## calculator
module calculator #(parameter BCDdigits = 2,parameter cols_count=4,parameter rows_count=4)(
                                                                                          input clk,rst,start,
                                                                                          output [cols_count-1:0] cols,
                                                                                          input [rows_count-1:0] rows,
                                                                                          output reg [7:0] digit1,digit2,digit3,digit4,
                                                                                          output reg sign);
Size: about 6400 cells after synthesis.
Settings: LEC_CHECK=0, ABC_AREA=1, CAP_MARGIN=0, CORE_MARGIN=2, CORE_UTILIZATION=72, CTS_CLUSTER_DIAMETER=147, CTS_CLUSTER_SIZE=99, PLACE_DENSITY=0.43, SETUP_SLACK_MARGIN=-2.0, SLEW_MARGIN=20, TNS_END_PERCENT=20; clock period 45.4 ns.
run.sh (not shown) runs the stock make flow with config.mk's settings and CLKGATE_MAP_FILE=.
The starting point never finished: it broke off in detailed placement with DPL-0033.
Edit:
CAP_MARGIN = 20   (was 0)
CTS_CLUSTER_DIAMETER = unset   (was 147)
CTS_CLUSTER_SIZE = 95   (was 99)
PLACE_DENSITY = 0.42   (was 0.43)
SETUP_SLACK_MARGIN = unset   (was -2.0)
TNS_END_PERCENT = unset   (was 20)
clock period = 76.4 ns   (was 45.4 ns; I/O delays follow)
What happened: With this change the flow finished with timing, DRC and antenna clean. Synthesized cell count stays the same. Area after synthesis does not change. Die area is unchanged.

* * *

Starting RTL as in the previous note.
clock: 115.0 ns
lec_check: 0
cap_margin: 20
core_margin: 2
core_utilization: 30
slew_margin: 20
The starting point passed the timing, DRC and antenna checks.
Edit:
CORE_UTILIZATION = 12   (was 30)
clock period = 116.0 ns   (was 115.0 ns; I/O delays follow)
The new run finished clean.
Cell count went up by about 36%.
Global-route usage went down by 9.7 points.
Wire length went up by about 1.6%.
Via count went down by about 0.75%.
Worst setup slack improved by 1400 ps.
Fmax went up by about 0.4%.
Edit:
CORE_UTILIZATION = 40   (was 12)
clock period = 85.0 ns   (was 116.0 ns; I/O delays follow)
Effect: Die size is lower by 70%. Fmax is higher by 19%. Worst hold slack loses 10 ps. Wire length is higher by 2.0%. Synthesized cell count stays the same. Core utilization is higher by 31 points. Global-route usage is higher by 16 points.
Edit:
ABC_AREA = 1   (was not set)
CAP_MARGIN = 15   (was 20)
SLEW_MARGIN = 15   (was 20)
Effect: Register-to-register slack improved by 7200 ps; setup slack improved by 7200 ps; final area grows by about 9%; global-route usage shrinks by 0.70 points.

* * *

Starting RTL as in the previous note.
make LEC_CHECK=0 ABC_AREA=1 CAP_MARGIN=20 CORE_MARGIN=2 CORE_UTILIZATION=68 CTS_CLUSTER_SIZE=99 PLACE_DENSITY=0.4 SLEW_MARGIN=20 TNS_END_PERCENT=5 finish   # period 46.5 ns
The first run ended with an error in clock tree synthesis.
==> next run, changes <==
- ABC_AREA: 1 -> default
- CORE_UTILIZATION: 68 -> 58
- CTS_CLUSTER_SIZE: 99 -> default
- PLACE_DENSITY: 0.4 -> default
- TNS_END_PERCENT: 5 -> default
- clock period: 46.5 -> 69.7 ns (I/O delays scaled with it)
Effect:
- With this change the flow ran to the end with violations: negative setup slack
- area after synthesis goes down by 13%
- die area goes up by 1.8%
- synthesized cell count goes down by 24%
==> next run, changes <==
- CORE_UTILIZATION: 58 -> 40
- clock period: 69.7 -> 81.7 ns (I/O delays scaled with it)
The changed run completed with no timing, DRC or antenna violations; utilization drops by 37 points; routed wire length decreases by 19%; first-iteration DRC count shrinks by 40%.
==> next run, changes <==
- clock period: 81.7 -> 48.7 ns (I/O delays scaled with it)
After rerunning: With this change the flow ran to the end with violations: negative setup slack. Setup slack is worse by 28000 ps. Cell area rose by 41%. Count of clock-buffer cells in the layout stays the same. Sequential share of layout area fell by 1.9 points. Routed wire length rose by 23%. Register-to-register slack is worse by 28000 ps. Final cell count rose by 32%. Global-route usage rose by 5.5 points. Synthesized area is unchanged. Core utilization rose by 19 points.
==> next run, changes <==
- ABC_AREA: default -> 1
- CORE_UTILIZATION: 40 -> 60
- clock period: 48.7 -> 76.4 ns (I/O delays scaled with it)
Now the flow passed the timing, DRC and antenna checks.
Worst setup slack gets better by 32000 ps.
Clock skew went up by 14 ps.
Final area falls by 25%.
Non-clock buffer count is lower by 2220.
Critical path depth came out higher by 1.
Global-route usage climbs by 3.0 points.

* * *

== the reference run ==
Starting RTL as in the previous note.
make LEC_CHECK=0 ABC_AREA=1 CAP_MARGIN=20 CORE_MARGIN=2 CORE_UTILIZATION=68 CTS_CLUSTER_DIAMETER=147 CTS_CLUSTER_SIZE=99 PLACE_DENSITY=0.43 SLEW_MARGIN=20 TNS_END_PERCENT=20 finish   # period 56.9 ns
The flow for the reference run finished, though final verification flagged setup timing.
Input-level comparison between the trial run and the reference run:
Settings: TNS_END_PERCENT: 20 -> unset; CTS_CLUSTER_SIZE: 99 -> unset; CTS_CLUSTER_DIAMETER: 147 -> unset; ABC_AREA: 1 -> unset; PLACE_DENSITY: 0.43 -> unset; the clock period (ns, I/O delays scaled along): 56.9 -> 85.1.
Results
Ran to the end and failed final checks on setup timing: the reference run. The trial run completed; timing, DRC and antenna clean. Going from the reference run to the trial run, layout net count saw a decrease; design area saw a decrease. Comparing the trial run and the reference run, the higher final RePlAce weighted congestion is on the trial run. Compared with the reference run, post-synthesis average cell area in the trial run increased by more than 10%. The trial run vs the reference run: sequential share of layout area up in the trial run. Via count came out lower on the trial run than on the reference run. Going from the reference run to the trial run, chip area in the Yosys report shrank by 13%, maximum frequency shrank by 0.0052 GHz, first-pass GRT wire length shrank by 10%. The trial run — worst hold margin 0.018 ns higher, the reference run as reference.

* * *

Starting RTL as in the previous note.
Settings: LEC_CHECK=0, CAP_MARGIN=5, CORE_MARGIN=2, CORE_UTILIZATION=71, CTS_CLUSTER_DIAMETER=352, CTS_CLUSTER_SIZE=33, SLEW_MARGIN=20; clock period 66.3 ns.
The baseline died in 4_1_cts.
Next try:
Settings changed: CAP_MARGIN 5 to 20, CORE_UTILIZATION 71 to 35, CTS_CLUSTER_DIAMETER 352 to default, CTS_CLUSTER_SIZE 33 to default.
Clock period 66.3 ns to 81.7 ns, I/O delays scaled along.
The new run passed the timing, DRC and antenna checks; synthesized cell count is unchanged; synthesized area is unchanged; die area increases by well over a third.
Next try:
Settings changed: CORE_UTILIZATION 35 to 65, HOLD_SLACK_MARGIN from default to -0.1.
Clock period 81.7 ns to 72.9 ns, I/O delays scaled along.
Outcome: With this change the flow reached the layout checks and failed them: negative setup slack; area after synthesis does not change; die area drops by 46%; final area climbs by 9.6%; cell count drops by 4.5%.
Next try:
Settings changed: CORE_UTILIZATION 65 to 40, GPL_ROUTABILITY_DRIVEN from default to 0, HOLD_SLACK_MARGIN -0.1 to default.
Clock period 72.9 ns to 52.6 ns, I/O delays scaled along.
What happened: The new run produced a layout that fails on negative setup slack; global-route usage fell by 10 points; design area rose by a quarter to a third; sequential cell count stays the same; setup slack gets worse by 18 ns; clock skew fell by 0.0048 ns; register-to-register slack gets worse by 18 ns; synthesized area stays the same; core utilization fell by 18 points; fmax rose by a few percent; non-clock buffer count rose by 1658.
Next try:
Settings changed: CORE_UTILIZATION 40 to 57, CTS_CLUSTER_DIAMETER from default to 187, CTS_CLUSTER_SIZE from default to 99, TNS_END_PERCENT from default to 5.
Clock period 52.6 ns to 85.0 ns, I/O delays scaled along.
What happened: This time the run produced a clean layout; fmax is lower by 8.5%; critical path depth is lower by 27; cell area is lower by 32%; via count is lower by 19%; global-route usage is higher by 5.0 points.

* * *

Setup of job 166:
Starting RTL as in the previous note.
==> flow/config.mk <==
export PLATFORM = sky130hd
export DESIGN_NAME = calculator
export DESIGN_NICKNAME = calculator
export VERILOG_FILES = /design/flow/design.v
export SDC_FILE = /design/flow/constraint.sdc
export NUM_CORES = 4
export LEC_CHECK = 0
export ABC_AREA = 0
export CAP_MARGIN = 20
export CELL_PAD_IN_SITES_GLOBAL_PLACEMENT = 1
export CORE_ASPECT_RATIO = 1.14
export CORE_MARGIN = 2
export CORE_UTILIZATION = 36
export CTS_CLUSTER_DIAMETER = 235
export CTS_CLUSTER_SIZE = 63
export GPL_ROUTABILITY_DRIVEN = 1
export MAX_ROUTING_LAYER = met4
export SLEW_MARGIN = 25
export TNS_END_PERCENT = 10
==> flow/constraint.sdc <==
create_clock -name core_clock -period 140.0 [get_ports {clk}]
set_input_delay 28.0000 -clock core_clock [delete_from_list [all_inputs] [get_ports {clk}]]
set_output_delay 28.0000 -clock core_clock [all_outputs]
set_load 0.01 [all_outputs]
Per the final summary, job 166 finished and its layout is clean on timing, DRC and antenna.
#### Input delta (job 6583 over job 166)
- CTS_CLUSTER_SIZE: 63 -> 100
- GPL_ROUTABILITY_DRIVEN: 1 -> unset
- CELL_PAD_IN_SITES_GLOBAL_PLACEMENT: 1 -> unset
- CORE_UTILIZATION: 36 -> 69
- CAP_MARGIN: 20 -> 35
- MAX_ROUTING_LAYER: met4 -> unset
- CTS_CLUSTER_DIAMETER: 235 -> 171
- TNS_END_PERCENT: 10 -> unset
- Job 6583 finished end to end and its layout was clean on timing, DRC and antenna.
- Across both runs, clock period minus worst slack was lower for job 6583 than for job 166.
- Post-placement cell count was lower in the run labelled job 6583.
- Final critical-path share of the clock period was higher in job 166 than in job 6583.
- Met3 layer usage reported by global route: job 6583 vs job 166 up 4.2 points
- Number of buffers outside the clock class in the layout in job 6583 vs job 166: down 10%
- Job 6583 against job 166: wire length on met2 lost 14000 um, utilization picked up an extra 33 points.
Modified inputs, job 1208 compared to job 6583
- CTS_CLUSTER_DIAMETER no longer set, was 171
- CORE_UTILIZATION now 50, was 69
- CTS_CLUSTER_SIZE now 63, was 100
Findings:
Every stage of the flow completed for job 1208, and the final layout passed the timing, DRC and antenna checks.
Worst hold slack: job 1208 vs job 6583, no meaningful difference
Job 1208 against job 6583: cell area after layout +about 1.1%; routed wire length increased by 10000 um relative to the old numbers; weighted congestion reported at the end of routability-driven placement has decreased; number of iterations in the first detailed-routing pass -1.
Diff job 6583 -> job 1208: number of antenna violations at the first check in global routing +2.

* * *

## P
Starting RTL as in the previous note.
Settings: LEC_CHECK=0, ABC_AREA=1, CAP_MARGIN=20, CELL_PAD_IN_SITES_DETAIL_PLACEMENT=1, CELL_PAD_IN_SITES_GLOBAL_PLACEMENT=3, CORE_ASPECT_RATIO=0.53, CORE_MARGIN=7, CORE_UTILIZATION=40, GPL_ROUTABILITY_DRIVEN=0, PLACE_DENSITY_LB_ADDON=0.02, SETUP_SLACK_MARGIN=5.0, SLEW_MARGIN=15, TNS_END_PERCENT=35; clock period 58.0 ns.
Completing all stages was not enough for P: its layout failed the final checks because of setup timing.
#### Input delta (Q over P)
- clearing TNS_END_PERCENT, which used to be 35
- clearing SETUP_SLACK_MARGIN, which used to be 5.0
- clearing GPL_ROUTABILITY_DRIVEN, which used to be 0
- clearing ABC_AREA, which used to be 1
- swapping 40 for 58 in CORE_UTILIZATION
- swapping 7 for 2 in CORE_MARGIN
- clearing CELL_PAD_IN_SITES_GLOBAL_PLACEMENT, which used to be 3
- swapping 15 for 20 in SLEW_MARGIN
- clearing CORE_ASPECT_RATIO, which used to be 0.53
- clearing CELL_PAD_IN_SITES_DETAIL_PLACEMENT, which used to be 1
- clearing PLACE_DENSITY_LB_ADDON, which used to be 0.02
- swapping 58.0 for 68.8 in the clock period (ns, I/O delays scaled along)
Against P, area of the synthesized netlist per yosys stat in Q fell by more than 10%.
Q: time the worst path needs with I/O delays and setup is 18.90 ns higher than what P reported.
Q reports a lower instance count of the mapped netlist than P does.
Complete run, failing final checks: Q, reason setup timing.
Summary of the comparison: mean routed wirelength per cell is higher in Q, relative to P.
From P to Q the numbers moved as follows: cell area after placement increased about 3.3%.
From P to Q the numbers moved as follows: detailed placement HPWL now smaller, sequential share of layout area held.

* * *

== job 9080 ==
Starting RTL as in the previous note.
Design calculator, start of the top module:
module calculator #(parameter BCDdigits = 2,parameter cols_count=4,parameter rows_count=4)(
                                                                                          input clk,rst,start,
                                                                                          output [cols_count-1:0] cols,
                                                                                          input [rows_count-1:0] rows,
                                                                                          output reg [7:0] digit1,digit2,digit3,digit4,
                                                                                          output reg sign);
  wire [BCDdigits*4*2-1:0] display;
  wire [3:0]encode_data;
  wire done,ack;
  keypad_controller kpad_controller(.clk(clk), .rst(rst), .enable(start), .ack(ack),.cols(cols),.rows(rows),.encode_data(encode_data),.done(done));
  control_logic control_logic(.data(encode_data), .clk(clk), .rst(rst), .done(done), .ack(ack), .display(display),.sign(sign));
  display disp(.display_data(display[15:0]),.seven_seg_data1(digit1),.seven_seg_data2(digit2),.seven_seg_data3(digit3),.seven_seg_data4(digit4));
 endmodule
clock: 140.0 ns
lec_check: 0
abc_area: 0
cap_margin: 0
core_aspect_ratio: 1.14
core_margin: 7
core_utilization: 50
cts_cluster_diameter: 163
cts_cluster_size: 100
gpl_routability_driven: 0
slew_margin: 25
tns_end_percent: 10
Relative to job 9080, the following input files were edited for job 9847:
- GPL_ROUTABILITY_DRIVEN no longer set, was 0
- CAP_MARGIN now 15, was 0
- CTS_CLUSTER_DIAMETER no longer set, was 163
- CTS_CLUSTER_SIZE now 63, was 100
- TNS_END_PERCENT no longer set, was 10
- CORE_UTILIZATION now 65, was 50
- CORE_MARGIN now 2, was 7
- the clock period (ns, I/O delays scaled along) now 80.0, was 140.0
### Flow results
Every stage of the flow completed for job 9847, and the final layout passed the timing, DRC and antenna checks.
Master of the slowest instance on the critical path = or4b_1: job 9080; master of the slowest instance on the critical path = or4b_4: job 9847
Job 9847 ends up with higher combinational gate area than job 9080 does.
Diff job 9080 -> job 9847: proportion of cell area spent on the clock network saw little to no change.
diff inputs: job 9847 => job 585
- changing CAP_MARGIN from 15 to 40
- changing CORE_UTILIZATION from 65 to 50
- setting PLACE_DENSITY to 0.66 for the first time
- setting HOLD_SLACK_MARGIN to 0.29 for the first time
- changing CTS_CLUSTER_SIZE from 63 to 32
- changing the clock period (ns, I/O delays scaled along) from 80.0 to 87.7
## What came out
- In the tables for job 585 and job 9847, flip-flop and latch share of the layout cell area reads lower with job 9847.
- Job 585: width of the chip is 14% higher than what job 9847 reported.
- Job 9847 has a higher final cycle utilization of the critical path than job 585.
- Job 9847 → job 585: core region area went up 17000 um^2; wire length went down 5300 um.
- Job 585 — worst max-slew margin expressed relative to the limit 5.2 points higher, job 9847 as reference
- Post-route core utilization: lower on job 585
- Final cell count in job 585 is 27 lower than in job 9847
- Job 585 ended up with a lower via count than job 9847 did.
The inputs of job 2986 differ from those of job 585 as listed below.
- PLACE_DENSITY removed (was 0.66)
- GPL_ROUTABILITY_DRIVEN newly set to 0
- CTS_CLUSTER_SIZE changed from 32 to 63
- CTS_CLUSTER_DIAMETER newly set to 292
- HOLD_SLACK_MARGIN removed (was 0.29)
- CAP_MARGIN changed from 40 to 35
- CORE_UTILIZATION changed from 50 to 36
- the clock period (ns, I/O delays scaled along) changed from 87.7 to 140.0
--- outcome ---
- Fraction of area in multi-input gates (lower): job 585
- STATUS worst hold slack: job 2986 loses against job 585
- In job 2986 the total routing usage reported by global routing turned out 9.3 points lower than in job 585.
- Per the comparison of job 2986 with job 585, area overhead of the layout relative to synthesis now sits lower; sum of routed wire length over all layers now smaller.
- Compared to job 585, job 2986 shows a wider setup margin.
- Per the final summary, job 2986 finished and its layout is clean on timing, DRC and antenna.
- Against job 585, job 2986 comes in 4.7% lower on wire length on met2.
Changes in job 9716 relative to job 2986:
- changing CORE_UTILIZATION from 36 to 50
- changing CORE_ASPECT_RATIO from 1.14 to 0.5
- removing GPL_ROUTABILITY_DRIVEN (formerly 0)
- changing CTS_CLUSTER_SIZE from 63 to 99
- changing CTS_CLUSTER_DIAMETER from 292 to 158
Results
Worst setup slack after layout (higher): job 2986. Compared with job 2986, in job 9716 sequential share of layout area now sits at about the same level. Job 9716 reports its topmost layer with routed signal wires as met4 while job 2986 reports met5.
